==> inputs of branch violet <==
==> flow/design.v (excerpt) <==
module comparator_latch #
(
  parameter n_to_response_time = -1038,
  parameter p_to_response_time = -1020,
  parameter const_response_time = 1285,
  parameter n_to_tau = -1248,
  parameter p_to_tau = 1037,
  parameter const_tau = 1042,
  parameter n_to_response_time_lh = -1752,
  parameter p_to_response_time_lh = -1006,
  parameter const_response_time_lh = 1185,
  parameter n_to_tau_lh = 1131,
  parameter p_to_tau_lh = -1115,
  parameter const_tau_lh = 1529
)
(
  input clk,
  input reset,
  input sys_clk,
  input [15-1:0] n,
  input [15-1:0] p,
  output [35-1:0] out
);
Settings: LEC_CHECK=0, ABC_AREA=0, CAP_MARGIN=20, CELL_PAD_IN_SITES_DETAIL_PLACEMENT=0, CORE_ASPECT_RATIO=0.61, CORE_MARGIN=2, CORE_UTILIZATION=72, CTS_CLUSTER_SIZE=66, GPL_TIMING_DRIVEN=1, MAX_ROUTING_LAYER=met4, MIN_ROUTING_LAYER=met1, PLACE_DENSITY_LB_ADDON=0.07, SETUP_SLACK_MARGIN=0.25, SLEW_MARGIN=20; clock period 20.1 ns.
run.sh (not shown) runs the stock make flow with config.mk's settings and CLKGATE_MAP_FILE=.
==> inputs of branch maple, as changes to branch violet <==
Settings changed: ABC_AREA 0 to 1, CAP_MARGIN 20 to 10, CELL_PAD_IN_SITES_GLOBAL_PLACEMENT from default to 1, CORE_UTILIZATION 72 to 52, GPL_ROUTABILITY_DRIVEN from default to 0, GPL_TIMING_DRIVEN 1 to 0, MIN_ROUTING_LAYER met1 to met2, PLACE_DENSITY_LB_ADDON 0.07 to 0.29, SETUP_SLACK_MARGIN 0.25 to 5.0, TNS_END_PERCENT from default to 65.
==> inputs of branch quartz, as changes to branch violet <==
Settings changed: CORE_ASPECT_RATIO 0.61 to 1.03, CORE_UTILIZATION 72 to 66, CTS_CLUSTER_SIZE 66 to 37, HOLD_SLACK_MARGIN from default to 0.29, MAX_ROUTING_LAYER met4 to default, PLACE_DENSITY_LB_ADDON 0.07 to default, SETUP_SLACK_MARGIN 0.25 to 0.74.
==> flow/constraint.sdc (replaced) <==
create_clock -name core_clock -period 13.8 [get_ports {clk}]
set_input_delay 2.7600 -clock core_clock [delete_from_list [all_inputs] [get_ports {clk}]]
set_output_delay 2.7600 -clock core_clock [all_outputs]
set_load 0.01 [all_outputs]
==> inputs of branch indigo, as changes to branch violet <==
Settings changed: ABC_AREA 0 to 1, CTS_CLUSTER_SIZE 66 to 84.
==> flow/constraint.sdc (replaced) <==
create_clock -name core_clock -period 18.1 [get_ports {clk}]
set_input_delay 3.6200 -clock core_clock [delete_from_list [all_inputs] [get_ports {clk}]]
set_output_delay 3.6200 -clock core_clock [all_outputs]
set_load 0.01 [all_outputs]
==> results <==
| item | branch indigo | branch violet | branch quartz | branch maple |
|---|---|---|---|---|
| Violation tally from detailed-route iteration zero | - | 3605 | 1797 | - |
| Total via count after detailed routing | - | 42900 | 41900 | - |
| Reg-to-reg endpoint | - | state_cycle_counter[0]$_SDFFE_PP0P_ | state_cycle_counter[3]$_SDFFE_PP0P_ | - |
| Worst-case setup slack after placement | -2990 ps | -1980 ps | -6770 ps | -2080 ps |
| Slew headroom | - | 0.337 | 0.444 | - |
| Overall die width | 365 um | 355 um | 286 um | 429 um |
| Core area | 78500 um^2 | 74400 um^2 | 81200 um^2 | 110000 um^2 |
| Register cell area after layout | - | 500 um^2 | 500 um^2 | - |
| Chip area estimate from yosys synthesis | 57300 um^2 | 54100 um^2 | 54100 um^2 | 57300 um^2 |
| Final Hold Slack | - | 511 ps | 493 ps | - |
| Highest metal layer with signal wires | - | met4 | met5 | - |
| Adder-cell share of the synthesized area | 0.642 | 0.680 | 0.680 | 0.642 |
| Hold Path Stages | - | 2 | 1 | - |
| Non-clock inverter total of the final layout | - | 1842 | 1842 | - |
| Worst-case clock skew | - | 9.06 ps | 3.87 ps | - |
| Path category of the worst min-delay check | - | reg -> reg | reg -> reg | - |
| Data arrival time at the worst-slack endpoint | - | 21220 ps | 19820 ps | - |
| Outcome | did not finish | complete, but fails checks | complete, but fails checks | did not finish |
| Stage where the flow stopped | global routing (5_1_grt) | - | - | global routing (5_1_grt) |
| Layout check failures | - | setup timing | setup timing | - |
| Count of multi-input gates | - | 3816 | 3816 | - |
| Number of well taps | - | 1000 | 1080 | - |


==> delta <==
Starting RTL as in the previous note.
make LEC_CHECK=0 CAP_MARGIN=0 CORE_MARGIN=2 CORE_UTILIZATION=72 CTS_CLUSTER_DIAMETER=370 CTS_CLUSTER_SIZE=64 PLACE_DENSITY_LB_ADDON=0.04 SETUP_SLACK_MARGIN=3.96 SLEW_MARGIN=20 finish   # period 13.9 ns
==> sierra: changes against delta <==
==> flow/config.mk (replaced) <==
export PLATFORM = sky130hd
export DESIGN_NAME = comparator_latch
export DESIGN_NICKNAME = comparator_latch
export VERILOG_FILES = /design/flow/design.v
export SDC_FILE = /design/flow/constraint.sdc
export NUM_CORES = 4
export LEC_CHECK = 0
export CAP_MARGIN = 20
export CORE_MARGIN = 2
export CORE_UTILIZATION = 72
export CTS_CLUSTER_SIZE = 37
export PLACE_DENSITY = 0.64
export SLEW_MARGIN = 20
==> flow/constraint.sdc (replaced) <==
create_clock -name core_clock -period 14.6 [get_ports {clk}]
set_input_delay 2.9200 -clock core_clock [delete_from_list [all_inputs] [get_ports {clk}]]
set_output_delay 2.9200 -clock core_clock [all_outputs]
set_load 0.01 [all_outputs]
==> maple: changes against delta <==
==> flow/config.mk (replaced) <==
export PLATFORM = sky130hd
export DESIGN_NAME = comparator_latch
export DESIGN_NICKNAME = comparator_latch
export VERILOG_FILES = /design/flow/design.v
export SDC_FILE = /design/flow/constraint.sdc
export NUM_CORES = 4
export LEC_CHECK = 0
export ABC_AREA = 1
export CAP_MARGIN = 20
export CORE_MARGIN = 2
export CORE_UTILIZATION = 71
export CTS_CLUSTER_DIAMETER = 344
export CTS_CLUSTER_SIZE = 17
export MAX_ROUTING_LAYER = met4
export SLEW_MARGIN = 20
==> flow/constraint.sdc (replaced) <==
create_clock -name core_clock -period 17.3 [get_ports {clk}]
set_input_delay 3.4600 -clock core_clock [delete_from_list [all_inputs] [get_ports {clk}]]
set_output_delay 3.4600 -clock core_clock [all_outputs]
set_load 0.01 [all_outputs]
==> flow_summary.json <==
{
  "outcome": "complete, but fails checks",
  "so_faults": "setup timing",
  "post-cts-setup-buffers": 67,
  "via_count": 55900,
  "clk_pin_slew_ns": 0.06,
  "yosys-stat-area_um2": 57300,
  "worst_slack_ns": -2.36,
  "r2r_end": "state_cycle_counter[0]$_SDFFE_PP0P_",
  "drt_iter0_drc": 5425,
  "finalSetupViolations": 8
}
# the run above: maple

==> flow_summary.json <==
{
  "slowest_stage": "fa_2",
  "yosys-stat-area_um2": 54100,
  "worst_slack_ns": -6.83,
  "so_faults": "setup timing",
  "via_count": 46000,
  "initCoreUtil_pct": 72.7,
  "outcome": "complete, but fails checks",
  "post-cts-setup-buffers": 83,
  "finalSetupViolations": 21,
  "clk_pin_slew_ns": 0.06,
  "ys.flop_type": "dfxtp_1",
  "vias_per_cell": 5.83
}
# the run above: delta

==> flow_summary.json <==
{
  "met1_length_mm": 58.4,
  "r2r_end": "state_cycle_counter[4]$_SDFFE_PP0P_",
  "grtUsageMet1_pct": 50.0,
  "so_faults": "setup timing",
  "finalSetupViolations": 21,
  "via_count": 42500,
  "outcome": "complete, but fails checks",
  "die_w_um": 278,
  "worst_slack_ns": -5.13,
  "drt_iter0_drc": 2352,
  "yosys-stat-area_um2": 54100
}
# the run above: sierra



==> 08-19: inputs <==
comparator_latch again, from the RTL that the note above started with.
clock: 16.3 ns
lec_check: 0
abc_area: 1
cap_margin: 20
cell_pad_in_sites_detail_placement: 0
core_aspect_ratio: 0.61
core_margin: 2
core_utilization: 72
cts_cluster_diameter: 218
cts_cluster_size: 66
gpl_timing_driven: 1
max_routing_layer: met4
min_routing_layer: met1
place_density_lb_addon: 0.07
setup_slack_margin: 1.73
slew_margin: 20
==> 02-25 (differences from 08-19) <==
Settings changed: ABC_AREA 1 to 0, CORE_MARGIN 2 to 10, CORE_UTILIZATION 72 to 58, CTS_CLUSTER_DIAMETER 218 to not set, MAX_ROUTING_LAYER met4 to not set, PLACE_DENSITY_LB_ADDON 0.07 to not set.
==> flow/constraint.sdc (replaced) <==
create_clock -name core_clock -period 13.8 [get_ports {clk}]
set_input_delay 2.7600 -clock core_clock [delete_from_list [all_inputs] [get_ports {clk}]]
set_output_delay 2.7600 -clock core_clock [all_outputs]
set_load 0.01 [all_outputs]
==> 11-09 (differences from 08-19) <==
Settings changed: ABC_AREA 1 to not set, CELL_PAD_IN_SITES_DETAIL_PLACEMENT 0 to not set, CORE_ASPECT_RATIO 0.61 to not set, CORE_UTILIZATION 72 to 40, CTS_CLUSTER_DIAMETER 218 to not set, CTS_CLUSTER_SIZE 66 to not set, GPL_TIMING_DRIVEN 1 to not set, MAX_ROUTING_LAYER met4 to not set, MIN_ROUTING_LAYER met1 to not set, PLACE_DENSITY_LB_ADDON 0.07 to not set, SETUP_SLACK_MARGIN 1.73 to not set.
==> flow/constraint.sdc (replaced) <==
create_clock -name core_clock -period 19.5 [get_ports {clk}]
set_input_delay 3.9000 -clock core_clock [delete_from_list [all_inputs] [get_ports {clk}]]
set_output_delay 3.9000 -clock core_clock [all_outputs]
set_load 0.01 [all_outputs]
==> 11-17 (differences from 08-19) <==
Settings changed: ABC_AREA 1 to not set, CELL_PAD_IN_SITES_DETAIL_PLACEMENT 0 to not set, CORE_ASPECT_RATIO 0.61 to not set, CORE_UTILIZATION 72 to 70, CTS_CLUSTER_DIAMETER 218 to not set, CTS_CLUSTER_SIZE 66 to not set, GPL_TIMING_DRIVEN 1 to not set, MIN_ROUTING_LAYER met1 to not set, PLACE_DENSITY_LB_ADDON 0.07 to not set, SETUP_SLACK_MARGIN 1.73 to not set.
==> flow/constraint.sdc (replaced) <==
create_clock -name core_clock -period 19.5 [get_ports {clk}]
set_input_delay 3.9000 -clock core_clock [delete_from_list [all_inputs] [get_ports {clk}]]
set_output_delay 3.9000 -clock core_clock [all_outputs]
set_load 0.01 [all_outputs]
==> qor summary <==
| quantity | 02-25 | 08-19 | 11-09 | 11-17 |
|---|---|---|---|---|
| Status | failed layout checks | stopped before the end | failed layout checks | failed layout checks |
| Failing step | - | global routing (5_1_grt) | - | - |
| Layout check failures | setup timing | - | setup timing | setup timing |
| X dimension of the die | 411 µm | 365 µm | 372 µm | 282 µm |
| Startpoint of the most critical register-to-register path | state_cycle_counter[10] | - | state_cycle_counter[8] | state_cycle_counter[1] |
| Crit. Startpoint | p[8] | - | n[3] | n[3] |
| Total iterations of the first detailed-routing run | 6 | - | 5 | 5 |
| CP Buf/Inv Count | 18 | - | 15 | 22 |
| Combinational share of cell area | 72.3% | - | 72.1% | 73.6% |
| Clock transition at the register clock pins on the worst setup and hold paths after CTS | 0.07 ns | - | 0.06 ns | 0.07 ns |
| Remaining antenna violation count after routing | 0 | - | 0 | 0 |
| Startpoint Class | input port | - | input port | input port |
| Insertion delay of the later-clocked pin in the worst-skew pair | 0.27 ns | - | 0.26 ns | 0.27 ns |
| Transition time at the pin with the least slew margin | 1.11 ns | - | 1.14 ns | 0.845 ns |
| Fraction of area in non-clock buffers | 14.2% | - | 13.3% | 13.0% |
